==> trial 22: inputs <==
==> flow/design.v <==
`timescale 1 ns / 1 ps
module ame_sobel_filter #(
    parameter LINE_DATA_BITS = 7,
    parameter COMP_DATA_BITS = 8
) (
    input logic clk_i,
    input logic rst_n_i,
    input  logic comp_init_i,
    output logic comp_done_o,
    input logic [5:0] [LINE_DATA_BITS-1:0] line_data_i,
    output logic [3:0] [3:0] [COMP_DATA_BITS-1:0] comp_data_o
);
typedef enum logic [2:0] {
    IDLE   = 3'b000,
    COMP_1 = 3'b001,
    COMP_2 = 3'b010,
    COMP_3 = 3'b011,
    COMP_4 = 3'b100,
    COMP_5 = 3'b101,
    COMP_6 = 3'b110
} state_t;
state_t ctl_sta;
logic [5:0] [1:0] [COMP_DATA_BITS-1:0] line_data;
logic [3:0] [3:0] [COMP_DATA_BITS-1:0] comp_data;
typedef enum logic {
    DATA_1 = 1'b0,
    DATA_2 = 1'b1
} comp_data_t;
generate
    for (genvar i = 0; i < 6; i++) begin: comp_block
        assign line_data[i][DATA_1] = line_data_i[i];
        assign line_data[i][DATA_2] = line_data_i[i] << 1;
    end
endgenerate
logic comp_done;
assign comp_done_o = comp_done;
assign comp_data_o = comp_data;
always_ff @(posedge clk_i or negedge rst_n_i)
begin
    if (!rst_n_i) begin
        ctl_sta <= IDLE;
        comp_done <= 'b0;
        comp_data <= 'b0;
    end else begin
        case (ctl_sta)
            IDLE:
                ctl_sta <= comp_init_i ? COMP_1 : ctl_sta;
            COMP_1:
                ctl_sta <= COMP_2;
            COMP_2:
                ctl_sta <= COMP_3;
            COMP_3:
                ctl_sta <= COMP_4;
            COMP_4:
                ctl_sta <= COMP_5;
            COMP_5:
                ctl_sta <= COMP_6;
            COMP_6:
                ctl_sta <= comp_init_i ? COMP_1 : IDLE;
            default:
                ctl_sta <= IDLE;
        endcase
        comp_done <= (ctl_sta == COMP_6);
        case (ctl_sta)
            IDLE:
                comp_data <= 'b0;
            COMP_1: begin
                comp_data[0][0] <= - line_data[0][DATA_1] - line_data[1][DATA_2] - line_data[2][DATA_1];
                comp_data[1][0] <= - line_data[1][DATA_1] - line_data[2][DATA_2] - line_data[3][DATA_1];
                comp_data[2][0] <= - line_data[2][DATA_1] - line_data[3][DATA_2] - line_data[4][DATA_1];
                comp_data[3][0] <= - line_data[3][DATA_1] - line_data[4][DATA_2] - line_data[5][DATA_1];
            end
            COMP_2: begin
                comp_data[0][1] <= - line_data[0][DATA_1] - line_data[1][DATA_2] - line_data[2][DATA_1];
                comp_data[1][1] <= - line_data[1][DATA_1] - line_data[2][DATA_2] - line_data[3][DATA_1];
                comp_data[2][1] <= - line_data[2][DATA_1] - line_data[3][DATA_2] - line_data[4][DATA_1];
                comp_data[3][1] <= - line_data[3][DATA_1] - line_data[4][DATA_2] - line_data[5][DATA_1];
            end
            COMP_3: begin
                comp_data[0][0] <= comp_data[0][0] + line_data[0][DATA_1] + line_data[1][DATA_2] + line_data[2][DATA_1];
                comp_data[1][0] <= comp_data[1][0] + line_data[1][DATA_1] + line_data[2][DATA_2] + line_data[3][DATA_1];
                comp_data[2][0] <= comp_data[2][0] + line_data[2][DATA_1] + line_data[3][DATA_2] + line_data[4][DATA_1];
                comp_data[3][0] <= comp_data[3][0] + line_data[3][DATA_1] + line_data[4][DATA_2] + line_data[5][DATA_1];
                comp_data[0][2] <= - line_data[0][DATA_1] - line_data[1][DATA_2] - line_data[2][DATA_1];
                comp_data[1][2] <= - line_data[1][DATA_1] - line_data[2][DATA_2] - line_data[3][DATA_1];
                comp_data[2][2] <= - line_data[2][DATA_1] - line_data[3][DATA_2] - line_data[4][DATA_1];
                comp_data[3][2] <= - line_data[3][DATA_1] - line_data[4][DATA_2] - line_data[5][DATA_1];
            end
            COMP_4: begin
                comp_data[0][1] <= comp_data[0][1] + line_data[0][DATA_1] + line_data[1][DATA_2] + line_data[2][DATA_1];
                comp_data[1][1] <= comp_data[1][1] + line_data[1][DATA_1] + line_data[2][DATA_2] + line_data[3][DATA_1];
                comp_data[2][1] <= comp_data[2][1] + line_data[2][DATA_1] + line_data[3][DATA_2] + line_data[4][DATA_1];
                comp_data[3][1] <= comp_data[3][1] + line_data[3][DATA_1] + line_data[4][DATA_2] + line_data[5][DATA_1];
                comp_data[0][3] <= - line_data[0][DATA_1] - line_data[1][DATA_2] - line_data[2][DATA_1];
                comp_data[1][3] <= - line_data[1][DATA_1] - line_data[2][DATA_2] - line_data[3][DATA_1];
                comp_data[2][3] <= - line_data[2][DATA_1] - line_data[3][DATA_2] - line_data[4][DATA_1];
                comp_data[3][3] <= - line_data[3][DATA_1] - line_data[4][DATA_2] - line_data[5][DATA_1];
            end
            COMP_5: begin
                comp_data[0][2] <= comp_data[0][2] + line_data[0][DATA_1] + line_data[1][DATA_2] + line_data[2][DATA_1];
                comp_data[1][2] <= comp_data[1][2] + line_data[1][DATA_1] + line_data[2][DATA_2] + line_data[3][DATA_1];
                comp_data[2][2] <= comp_data[2][2] + line_data[2][DATA_1] + line_data[3][DATA_2] + line_data[4][DATA_1];
                comp_data[3][2] <= comp_data[3][2] + line_data[3][DATA_1] + line_data[4][DATA_2] + line_data[5][DATA_1];
            end
            COMP_6: begin
                comp_data[0][3] <= comp_data[0][3] + line_data[0][DATA_1] + line_data[1][DATA_2] + line_data[2][DATA_1];
                comp_data[1][3] <= comp_data[1][3] + line_data[1][DATA_1] + line_data[2][DATA_2] + line_data[3][DATA_1];
                comp_data[2][3] <= comp_data[2][3] + line_data[2][DATA_1] + line_data[3][DATA_2] + line_data[4][DATA_1];
                comp_data[3][3] <= comp_data[3][3] + line_data[3][DATA_1] + line_data[4][DATA_2] + line_data[5][DATA_1];
            end
            default:
                comp_data <= 'b0;
        endcase
    end
end
endmodule
==> flow/run.sh <==
#!/bin/bash
# the make line also repeats each setting of config.mk as NAME=value (left out here)
make -C /OpenROAD-flow-scripts/flow DESIGN_CONFIG=/design/flow/config.mk WORK_HOME=/design/flow/orfs CLKGATE_MAP_FILE= finish
==> flow/config.mk <==
export PLATFORM = sky130hd
export DESIGN_NAME = ame_sobel_filter
export DESIGN_NICKNAME = ame_sobel_filter
export VERILOG_FILES = /design/flow/design.v
export SDC_FILE = /design/flow/constraint.sdc
export NUM_CORES = 4
export LEC_CHECK = 0
export ABC_AREA = 1
export CAP_MARGIN = 20
export CELL_PAD_IN_SITES_DETAIL_PLACEMENT = 2
export CORE_ASPECT_RATIO = 1.09
export CORE_MARGIN = 2
export CORE_UTILIZATION = 62
export CTS_CLUSTER_SIZE = 68
export GPL_ROUTABILITY_DRIVEN = 0
export GPL_TIMING_DRIVEN = 0
export HOLD_SLACK_MARGIN = -0.01
export MIN_ROUTING_LAYER = met2
export PLACE_DENSITY_LB_ADDON = 0.09
export SLEW_MARGIN = 10
==> flow/constraint.sdc <==
create_clock -name core_clock -period 2.4 [get_ports {clk_i}]
set_input_delay 0.4800 -clock core_clock [delete_from_list [all_inputs] [get_ports {clk_i}]]
set_output_delay 0.4800 -clock core_clock [all_outputs]
set_load 0.01 [all_outputs]
==> build 30: changes against trial 22 <==
Settings changed: ABC_AREA 1 to not set, CELL_PAD_IN_SITES_DETAIL_PLACEMENT 2 to not set, CORE_ASPECT_RATIO 1.09 to not set, CORE_UTILIZATION 62 to 72, CTS_CLUSTER_SIZE 68 to not set, GPL_ROUTABILITY_DRIVEN 0 to not set, GPL_TIMING_DRIVEN 0 to not set, HOLD_SLACK_MARGIN -0.01 to not set, MIN_ROUTING_LAYER met2 to not set, PLACE_DENSITY set to 0.92, PLACE_DENSITY_LB_ADDON 0.09 to not set, SLEW_MARGIN 10 to 20.
==> flow/constraint.sdc (replaced) <==
create_clock -name core_clock -period 3.11 [get_ports {clk_i}]
set_input_delay 0.6220 -clock core_clock [delete_from_list [all_inputs] [get_ports {clk_i}]]
set_output_delay 0.6220 -clock core_clock [all_outputs]
set_load 0.01 [all_outputs]
==> trial 43: changes against trial 22 <==
Settings changed: CELL_PAD_IN_SITES_DETAIL_PLACEMENT 2 to not set, CORE_ASPECT_RATIO 1.09 to 1.38, CORE_UTILIZATION 62 to 72, CTS_CLUSTER_DIAMETER set to 321, CTS_CLUSTER_SIZE 68 to 98, GPL_ROUTABILITY_DRIVEN 0 to not set, GPL_TIMING_DRIVEN 0 to not set, HOLD_SLACK_MARGIN -0.01 to not set, MIN_ROUTING_LAYER met2 to not set, PLACE_DENSITY set to 0.39, PLACE_DENSITY_LB_ADDON 0.09 to not set, SLEW_MARGIN 10 to 20.
==> flow/constraint.sdc (replaced) <==
create_clock -name core_clock -period 3.17 [get_ports {clk_i}]
set_input_delay 0.6340 -clock core_clock [delete_from_list [all_inputs] [get_ports {clk_i}]]
set_output_delay 0.6340 -clock core_clock [all_outputs]
set_load 0.01 [all_outputs]
==> build 81: changes against trial 22 <==
Settings changed: ABC_AREA 1 to not set, CELL_PAD_IN_SITES_DETAIL_PLACEMENT 2 to not set, CORE_ASPECT_RATIO 1.09 to not set, CORE_UTILIZATION 62 to 66, CTS_CLUSTER_DIAMETER set to 49, CTS_CLUSTER_SIZE 68 to not set, GPL_ROUTABILITY_DRIVEN 0 to not set, GPL_TIMING_DRIVEN 0 to not set, HOLD_SLACK_MARGIN -0.01 to not set, MIN_ROUTING_LAYER met2 to not set, PLACE_DENSITY_LB_ADDON 0.09 to not set, SLEW_MARGIN 10 to 20.
==> flow/constraint.sdc (replaced) <==
create_clock -name core_clock -period 3.67 [get_ports {clk_i}]
set_input_delay 0.7340 -clock core_clock [delete_from_list [all_inputs] [get_ports {clk_i}]]
set_output_delay 0.7340 -clock core_clock [all_outputs]
set_load 0.01 [all_outputs]
==> metrics.yaml <==
outcome: "stopped before the end"
stop_stage: "clock tree synthesis"
firstError: "[ERROR DPL-0038] Utilization greater than 100%, impossible to legalize"
yosysTopAreaCellShare: 0.2377
die_w_um: 144.5
[end of results for build 30]
==> metrics.yaml <==
setup_viol: 4
so.violations: "negative setup slack"
setup_slack_ns: -0.03093
outcome: "complete, but fails checks"
[end of results for build 81]
==> metrics.yaml <==
outcome: "stopped before the end"
stop_stage: "detailed placement"
yosysTopAreaCellShare: 0.2167
die_w_um: 155.9
firstError: "[ERROR DPL-0033] detailed placement checks failed during check placement."
[end of results for trial 22]
==> metrics.yaml <==
die-area_um2: 22860
outcome: "stopped before the end"
cts-htree-levels: 4
die_w_um: 129.3
common_cells: "nand2_1 (682), inv_1 (389), fa_1 (158)"
firstError: "[ERROR GRT-0232] Routing congestion too high. Check the congestion heatmap in the GUI."
yosysTopAreaCellShare: 0.2167
stop_stage: "global routing"
[end of results for trial 43]

==> v19 <==
Starts from the design.v that is shown in full above.
clock: 3.17 ns
lec_check: 0
abc_area: 1
cap_margin: 20
core_aspect_ratio: 0.5
core_margin: 2
core_utilization: 68
cts_cluster_diameter: 321
cts_cluster_size: 98
place_density: 0.39
slew_margin: 20
run.sh (not shown) runs the stock make flow with config.mk's settings and CLKGATE_MAP_FILE=.
==> v2: changes against v19 <==
Settings changed: CAP_MARGIN 20 to 5, CORE_ASPECT_RATIO 0.5 to default, CORE_UTILIZATION 68 to 72, CTS_CLUSTER_DIAMETER 321 to default, CTS_CLUSTER_SIZE 98 to 73, PLACE_DENSITY 0.39 to default, SETUP_SLACK_MARGIN from default to 0.25, SLEW_MARGIN 20 to 40.
==> flow/constraint.sdc (replaced) <==
create_clock -name core_clock -period 1.91 [get_ports {clk_i}]
set_input_delay 0.3820 -clock core_clock [delete_from_list [all_inputs] [get_ports {clk_i}]]
set_output_delay 0.3820 -clock core_clock [all_outputs]
set_load 0.01 [all_outputs]
==> v17: changes against v19 <==
Settings changed: ABC_AREA 1 to default, CAP_MARGIN 20 to 5, CORE_ASPECT_RATIO 0.5 to default, CORE_UTILIZATION 68 to 72, CTS_CLUSTER_DIAMETER 321 to default, CTS_CLUSTER_SIZE 98 to default, PLACE_DENSITY 0.39 to default, SETUP_SLACK_MARGIN from default to 0.55, SLEW_MARGIN 20 to 0.
==> flow/constraint.sdc (replaced) <==
create_clock -name core_clock -period 2.43 [get_ports {clk_i}]
set_input_delay 0.4860 -clock core_clock [delete_from_list [all_inputs] [get_ports {clk_i}]]
set_output_delay 0.4860 -clock core_clock [all_outputs]
set_load 0.01 [all_outputs]
==> v24: changes against v19 <==
Settings changed: ABC_AREA 1 to default, CORE_ASPECT_RATIO 0.5 to default, CORE_UTILIZATION 68 to 40, CTS_CLUSTER_DIAMETER 321 to default, CTS_CLUSTER_SIZE 98 to default, PLACE_DENSITY 0.39 to default.
==> flow/constraint.sdc (replaced) <==
create_clock -name core_clock -period 4.3 [get_ports {clk_i}]
set_input_delay 0.8600 -clock core_clock [delete_from_list [all_inputs] [get_ports {clk_i}]]
set_output_delay 0.8600 -clock core_clock [all_outputs]
set_load 0.01 [all_outputs]
==> metrics.yaml <==
outcome:
  error: "[ERROR DPL-0038] Utilization greater than 100%, impossible to legalize"
  haltStage: "clock tree synthesis"
  status: "stopped before the end"
placed_design:
  dp.cells: 2810
die:
  rows: 53
  fp-utilization: 0.737
yosys:
  syn_nets: 2474
  simple_gate_area_frac: 0.271
the above is filed under v2

==> metrics.yaml <==
die:
  rows: 39
  fp-utilization: 0.689
placed_design:
  dp.cells: 2741
yosys:
  syn_nets: 2474
  simple_gate_area_frac: 0.271
final_timing:
  setup_viol: 24
  fin_ws_ps: -164
outcome:
  status: "failed layout checks"
  so_faults: "setup timing"
the above is filed under v19

==> metrics.yaml <==
outcome:
  status: "no timing/DRC/antenna violations"
placed_design:
  dp.cells: 2155
  hpwl_mm: 34.2
yosys:
  syn_nets: 1811
  ys_chip_area_sq_mm: 0.0142
  simple_gate_area_frac: 0.0627
final_timing:
  final.setup.tns_ps: 0
die:
  rows: 69
the above is filed under v24

==> metrics.yaml <==
outcome:
  status: "stopped before the end"
  haltStage: "clock tree synthesis"
  error: "[ERROR DPL-0038] Utilization greater than 100%, impossible to legalize"
die:
  ioPinCount: 174
  dieArea_sq_mm: 0.0209
  rows: 51
  fp-utilization: 0.733
yosys:
  ys_chip_area_sq_mm: 0.0142
  syn_nets: 1811
placed_design:
  dp.cells: 2076
the above is filed under v17


==> inputs of trial 13 <==
// ame_sobel_filter: RTL as listed in full above, without the edits since
make LEC_CHECK=0 ABC_AREA=1 CAP_MARGIN=20 CELL_PAD_IN_SITES_DETAIL_PLACEMENT=2 CORE_ASPECT_RATIO=1.09 CORE_MARGIN=2 CORE_UTILIZATION=40 CTS_CLUSTER_SIZE=68 GPL_ROUTABILITY_DRIVEN=0 GPL_TIMING_DRIVEN=1 HOLD_SLACK_MARGIN=-0.01 SLEW_MARGIN=10 finish   # period 2.4 ns
==> inputs of trial 7, as changes to trial 13 <==
==> flow/config.mk (replaced) <==
export PLATFORM = sky130hd
export DESIGN_NAME = ame_sobel_filter
export DESIGN_NICKNAME = ame_sobel_filter
export VERILOG_FILES = /design/flow/design.v
export SDC_FILE = /design/flow/constraint.sdc
export NUM_CORES = 4
export LEC_CHECK = 0
export CAP_MARGIN = 20
export CORE_MARGIN = 2
export CORE_UTILIZATION = 70
export SETUP_SLACK_MARGIN = 1.01
export SLEW_MARGIN = 20
==> flow/constraint.sdc (replaced) <==
create_clock -name core_clock -period 3.46 [get_ports {clk_i}]
set_input_delay 0.6920 -clock core_clock [delete_from_list [all_inputs] [get_ports {clk_i}]]
set_output_delay 0.6920 -clock core_clock [all_outputs]
set_load 0.01 [all_outputs]
==> inputs of build 2, as changes to trial 13 <==
==> flow/config.mk (replaced) <==
export PLATFORM = sky130hd
export DESIGN_NAME = ame_sobel_filter
export DESIGN_NICKNAME = ame_sobel_filter
export VERILOG_FILES = /design/flow/design.v
export SDC_FILE = /design/flow/constraint.sdc
export NUM_CORES = 4
export LEC_CHECK = 0
export CAP_MARGIN = 5
export CORE_MARGIN = 2
export CORE_UTILIZATION = 72
export SLEW_MARGIN = 40
==> flow/constraint.sdc (replaced) <==
create_clock -name core_clock -period 1.91 [get_ports {clk_i}]
set_input_delay 0.3820 -clock core_clock [delete_from_list [all_inputs] [get_ports {clk_i}]]
set_output_delay 0.3820 -clock core_clock [all_outputs]
set_load 0.01 [all_outputs]
==> notes <==
- Trial 13 did not get past 3_5_place_dp with DPL-0033. Build 2 died in 3_5_place_dp on DPL-0038. Trial 7 aborted during 4_1_cts.
- Die area, lowest first: build 2, trial 7, trial 13.
- In synthesized area, trial 7 and build 2 do not differ.
- Synthesized cell count: trial 13 is larger than trial 7 (about 45%).
